==> inputs of run B <==
## mips16_core
module mips16_core(
	input clk,
	input rst,  
	output [9:0] imem_addr,
	input [15:0] imem_rdata,
	output [9:0] dmem_addr,
	output dmem_we,
	output [15:0] dmem_wdata,
	input [15:0] dmem_rdata,
	input [15:0] in_data,
	output rf_we,
	output [4:0] rf_waddr,
	output [15:0] rf_wdata
	);
Settings: LEC_CHECK=0, CAP_MARGIN=20, CORE_MARGIN=2, CORE_UTILIZATION=72, CTS_CLUSTER_DIAMETER=202, CTS_CLUSTER_SIZE=41, MAX_ROUTING_LAYER=met4, PLACE_DENSITY=0.66, SETUP_SLACK_MARGIN=2.84, SLEW_MARGIN=20; clock period 36.8 ns.
run.sh (not shown) runs the stock make flow with config.mk's settings and CLKGATE_MAP_FILE=.
==> run E (differences from run B) <==
- ABC_AREA: default -> 1
- CORE_UTILIZATION: 72 -> 58
- CTS_CLUSTER_DIAMETER: 202 -> default
- CTS_CLUSTER_SIZE: 41 -> default
- MAX_ROUTING_LAYER: met4 -> default
- PLACE_DENSITY: 0.66 -> default
- SETUP_SLACK_MARGIN: 2.84 -> 4.89
- TNS_END_PERCENT: default -> 5
==> flow/constraint.sdc (replaced) <==
create_clock -name core_clock -period 24.1 [get_ports {clk}]
set_input_delay 4.8200 -clock core_clock [delete_from_list [all_inputs] [get_ports {clk}]]
set_output_delay 4.8200 -clock core_clock [all_outputs]
set_load 0.01 [all_outputs]
==> run Y (differences from run B) <==
- CELL_PAD_IN_SITES_GLOBAL_PLACEMENT: default -> 1
- CORE_UTILIZATION: 72 -> 40
- CTS_CLUSTER_DIAMETER: 202 -> default
- CTS_CLUSTER_SIZE: 41 -> default
- PLACE_DENSITY: 0.66 -> default
- SETUP_SLACK_MARGIN: 2.84 -> default
- SLEW_MARGIN: 20 -> 10
- TNS_END_PERCENT: default -> 10
==> flow/constraint.sdc (replaced) <==
create_clock -name core_clock -period 37.6 [get_ports {clk}]
set_input_delay 7.5200 -clock core_clock [delete_from_list [all_inputs] [get_ports {clk}]]
set_output_delay 7.5200 -clock core_clock [all_outputs]
set_load 0.01 [all_outputs]
==> run G (differences from run B) <==
- ABC_AREA: default -> 1
- CORE_MARGIN: 2 -> 9
- CORE_UTILIZATION: 72 -> 40
- CTS_CLUSTER_DIAMETER: 202 -> default
- CTS_CLUSTER_SIZE: 41 -> default
- GPL_ROUTABILITY_DRIVEN: default -> 0
- MAX_ROUTING_LAYER: met4 -> default
- PLACE_DENSITY: 0.66 -> default
- SETUP_SLACK_MARGIN: 2.84 -> default
- TNS_END_PERCENT: default -> 10
==> flow/constraint.sdc (replaced) <==
create_clock -name core_clock -period 60.1 [get_ports {clk}]
set_input_delay 12.0200 -clock core_clock [delete_from_list [all_inputs] [get_ports {clk}]]
set_output_delay 12.0200 -clock core_clock [all_outputs]
set_load 0.01 [all_outputs]
==> summary of the runs <==
- Run B aborted during global routing (5_1_grt) (GRT-0232). Run G completed with no timing, DRC or antenna violations. Run Y ran to the end with violations: negative setup slack. Run E ended with an error in global routing (5_1_grt) on GRT-0116.
- Against run G, the first-iteration DRC count of run Y is larger by 7.6%.
- Against run G, the routed wire length of run Y is larger by 45%.
- Of run B and run E, run E has the higher synthesized cell count (gap about 14%, measured against run E).
- Register-to-register slack: run G is higher than run Y (17 ns).
- Clock skew: run G is higher than run Y (0.0051 ns).
- Against run G, the die size of run Y is smaller by about 6%.

* * *

==> job 3248: inputs <==
mips16_core again, from the RTL that the note above started with.
Design mips16_core, start of the top module:
module mips16_core(
	input clk,
	input rst,  
	output [9:0] imem_addr,
	input [15:0] imem_rdata,
	output [9:0] dmem_addr,
	output dmem_we,
	output [15:0] dmem_wdata,
	input [15:0] dmem_rdata,
	input [15:0] in_data,
	output rf_we,
	output [4:0] rf_waddr,
	output [15:0] rf_wdata
	);
	wire ramWriteEN, regWriteEN, ZFlag, JFlag;
	wire [1:0] selA, selB, selC;
	wire [15:0] muxAout, muxBout, muxCout;
	wire [9:0] Caddr, ramAddress;
	wire [15:0] Instruction;
	wire [15:0] regAdata, regBdata;
	wire [3:0] ALUop;
	wire [15:0] ALUout;
	wire [9:0] Immediate;
	wire [15:0] ramBdata;
	wire [4:0] regAread, regBread, regwrite;
	wire [1:0] microcount;
	microcounter micro(.clk(clk), .Clear(rst), .count(microcount));
	wire ramclk = (microcount == 2'b00);  
	wire regclk = (microcount == 2'b01);  
	wire instrclk = (microcount == 2'b10);  
	PCOUNTER programcounter(
		.clk(clk),
		.En(instrclk),
		.Jaddr(muxBout[9:0]),  
		.Jflag(JFlag),
		.Caddr(Caddr),
		.Clear(rst)
		);
	assign imem_addr = Caddr;
	assign Instruction = imem_rdata;
	CTRLUNIT controlunit(
		.Instruction(Instruction),  
		.ZFlag(ZFlag),  
		.JFlag(JFlag),
		.RamWriteEN(ramWriteEN),
		.RamAddr(ramAddress),
		.ALUCtrl(ALUop),
		.RegWriteEN(regWriteEN),
		.RegWriteAddr(regwrite),
		.RegAddrA(regAread),
		.RegAddrB(regBread),
		.Immediate(Immediate),
		.MuxA(selA),
		.MuxB(selB),
		.MuxC(selC)
		);
	MUX3 muxA(
		.Ain(regAdata),
		.Bin({6'd0, Caddr}),
		.Cin(in_data),
		.Select(selA),
		.Output(muxAout)
		);
	MUX3 muxB(
		.Ain(regBdata),
		.Bin(ramBdata),
  ...
==> flow/config.mk <==
export PLATFORM = sky130hd
export DESIGN_NAME = mips16_core
export DESIGN_NICKNAME = mips16_core
export VERILOG_FILES = /design/flow/design.v
export SDC_FILE = /design/flow/constraint.sdc
export NUM_CORES = 4
export LEC_CHECK = 0
export ABC_AREA = 1
export CAP_MARGIN = 5
export CELL_PAD_IN_SITES_GLOBAL_PLACEMENT = 1
export CORE_MARGIN = 5
export CORE_UTILIZATION = 40
export GPL_TIMING_DRIVEN = 0
export MAX_ROUTING_LAYER = met4
export MIN_ROUTING_LAYER = met2
export PLACE_DENSITY_LB_ADDON = 0.21
export SETUP_SLACK_MARGIN = 5.0
export SLEW_MARGIN = 10
export TNS_END_PERCENT = 10
==> flow/constraint.sdc <==
create_clock -name core_clock -period 37.6 [get_ports {clk}]
set_input_delay 7.5200 -clock core_clock [delete_from_list [all_inputs] [get_ports {clk}]]
set_output_delay 7.5200 -clock core_clock [all_outputs]
set_load 0.01 [all_outputs]
==> inputs of job 8252, as changes to job 3248 <==
- CAP_MARGIN: 5 -> 20
- CELL_PAD_IN_SITES_GLOBAL_PLACEMENT: 1 -> not set
- CORE_MARGIN: 5 -> 2
- CORE_UTILIZATION: 40 -> 58
- GPL_TIMING_DRIVEN: 0 -> not set
- HOLD_SLACK_MARGIN: not set -> 0.27
- MAX_ROUTING_LAYER: met4 -> not set
- MIN_ROUTING_LAYER: met2 -> not set
- PLACE_DENSITY_LB_ADDON: 0.21 -> not set
- SLEW_MARGIN: 10 -> 20
- TNS_END_PERCENT: 10 -> not set
==> flow/constraint.sdc (replaced) <==
create_clock -name core_clock -period 24.7 [get_ports {clk}]
set_input_delay 4.9400 -clock core_clock [delete_from_list [all_inputs] [get_ports {clk}]]
set_output_delay 4.9400 -clock core_clock [all_outputs]
set_load 0.01 [all_outputs]
==> inputs of job 1249, as changes to job 3248 <==
- CAP_MARGIN: 5 -> 0
- CELL_PAD_IN_SITES_GLOBAL_PLACEMENT: 1 -> not set
- CORE_MARGIN: 5 -> 2
- CORE_UTILIZATION: 40 -> 72
- CTS_CLUSTER_DIAMETER: not set -> 390
- CTS_CLUSTER_SIZE: not set -> 15
- GPL_TIMING_DRIVEN: 0 -> not set
- MAX_ROUTING_LAYER: met4 -> not set
- MIN_ROUTING_LAYER: met2 -> not set
- PLACE_DENSITY_LB_ADDON: 0.21 -> 0.05
- SETUP_SLACK_MARGIN: 5.0 -> 1.62
- SLEW_MARGIN: 10 -> 20
- TNS_END_PERCENT: 10 -> not set
==> flow/constraint.sdc (replaced) <==
create_clock -name core_clock -period 13.3 [get_ports {clk}]
set_input_delay 2.6600 -clock core_clock [delete_from_list [all_inputs] [get_ports {clk}]]
set_output_delay 2.6600 -clock core_clock [all_outputs]
set_load 0.01 [all_outputs]
==> qor summary <==
| item | job 3248 | job 1249 | job 8252 |
|---|---|---|---|
| Result of the run | aborted with a tool error | aborted with a tool error | finished with violations |
| Stage where the flow stopped | global routing | global routing | - |
| Layout check failures | - | - | setup timing |
| Maximum level of the CTS H-tree | 3 | 2 | 2 |
| Core Box Area | 0.116 mm^2 | 0.0641 mm^2 | 0.0791 mm^2 |
| Post-Synth XOR/XNOR Area | 0.0230 | 0.0230 | 0.0230 |
| Area of the die | 0.123 mm^2 | 0.0666 mm^2 | 0.0824 mm^2 |
| Post-cts resize count | 469 | 371 | 119 |
| Clock buffers created by TritonCTS | 69 | 42 | 59 |
| Pre-Place Util | 0.402 | 0.725 | 0.587 |
| Die x size | 351 um | 258 um | 287 um |
| Number of ports placed on the die boundary | 109 | 109 | 109 |
| Final GP Congestion | 1.30 | 1.27 | 1.12 |
| Cell row count | 125 | 93 | 103 |
| Post-synthesis cell area | 0.0465 mm^2 | 0.0465 mm^2 | 0.0465 mm^2 |
| Half-perimeter wire length after detailed placement | 215000 um | 145000 um | 156000 um |
| Placed cells | 8061 | 7952 | 8214 |
| Worst setup slack before clock tree synthesis | -8890 ps | -21050 ps | -11970 ps |
| Clock Tree Root | sky130_fd_sc_hd__clkbuf_16 | sky130_fd_sc_hd__clkbuf_16 | sky130_fd_sc_hd__clkbuf_16 |
| Post-CTS Repair Setup Buffers | 154 | 282 | 71 |
| PortBufs | 106 | 108 | 108 |
| Die Y | 351 um | 258 um | 287 um |
| Instance area at placement | 0.0502 mm^2 | 0.0551 mm^2 | 0.0560 mm^2 |

* * *

==> run a <==
Starting RTL as in the previous note.
make LEC_CHECK=0 ABC_AREA=1 CAP_MARGIN=20 CORE_MARGIN=2 CORE_UTILIZATION=72 CTS_CLUSTER_DIAMETER=400 CTS_CLUSTER_SIZE=10 PLACE_DENSITY=0.36 SLEW_MARGIN=20 finish   # period 23.2 ns
==> run b (differences from run a) <==
- ABC_AREA: 1 -> default
- CORE_ASPECT_RATIO: default -> 0.53
- CORE_UTILIZATION: 72 -> 70
- CTS_CLUSTER_DIAMETER: 400 -> 202
- CTS_CLUSTER_SIZE: 10 -> 41
- MAX_ROUTING_LAYER: default -> met4
- PLACE_DENSITY: 0.36 -> 0.66
- SETUP_SLACK_MARGIN: default -> 2.84
==> flow/constraint.sdc (replaced) <==
create_clock -name core_clock -period 23.9 [get_ports {clk}]
set_input_delay 4.7800 -clock core_clock [delete_from_list [all_inputs] [get_ports {clk}]]
set_output_delay 4.7800 -clock core_clock [all_outputs]
set_load 0.01 [all_outputs]
==> run c (differences from run a) <==
- ABC_AREA: 1 -> default
- CORE_UTILIZATION: 72 -> 40
- CTS_CLUSTER_DIAMETER: 400 -> default
- CTS_CLUSTER_SIZE: 10 -> default
- PLACE_DENSITY: 0.36 -> default
==> flow/constraint.sdc (replaced) <==
create_clock -name core_clock -period 28.0 [get_ports {clk}]
set_input_delay 5.6000 -clock core_clock [delete_from_list [all_inputs] [get_ports {clk}]]
set_output_delay 5.6000 -clock core_clock [all_outputs]
set_load 0.01 [all_outputs]
==> results <==
item	run a	run c	run b
Status	did not finish	finished with violations	did not finish
Stage where the flow stopped	5_1_grt	-	5_1_grt
Violated checks	-	setup timing	-
Synth Area in XOR/XNOR	0.0230	0.0210	0.0210
And-or/or-and share of the synthesized area	0.0915	0.202	0.202
Placed cell count	7,957	8,161	7,412
Post_cts resized	405	257	176
Fraction of synthesized area in multiplexers	0	0.0557	0.0557
Seq share, synth	0.350	0.344	0.344
Y dimension of the die	258 microns	348 microns	193 microns
Area leader share	0.344	0.339	0.339
Cell count after synthesis	6,428	5,544	5,544
Number of unique standard cell types used by synthesis	70	109	109
Synthesized net count	6,803	5,919	5,919
Average cell area after synthesis	7.23 sq um	8.52 sq um	8.52 sq um
Number of buffers inserted by post-CTS setup repair	346	180	116
Yosys top cell by instances	sky130_fd_sc_hd__nand2_1	sky130_fd_sc_hd__nor2_1	sky130_fd_sc_hd__nor2_1
Post-Place Cell Area	55,000 sq um	60,100 sq um	58,400 sq um
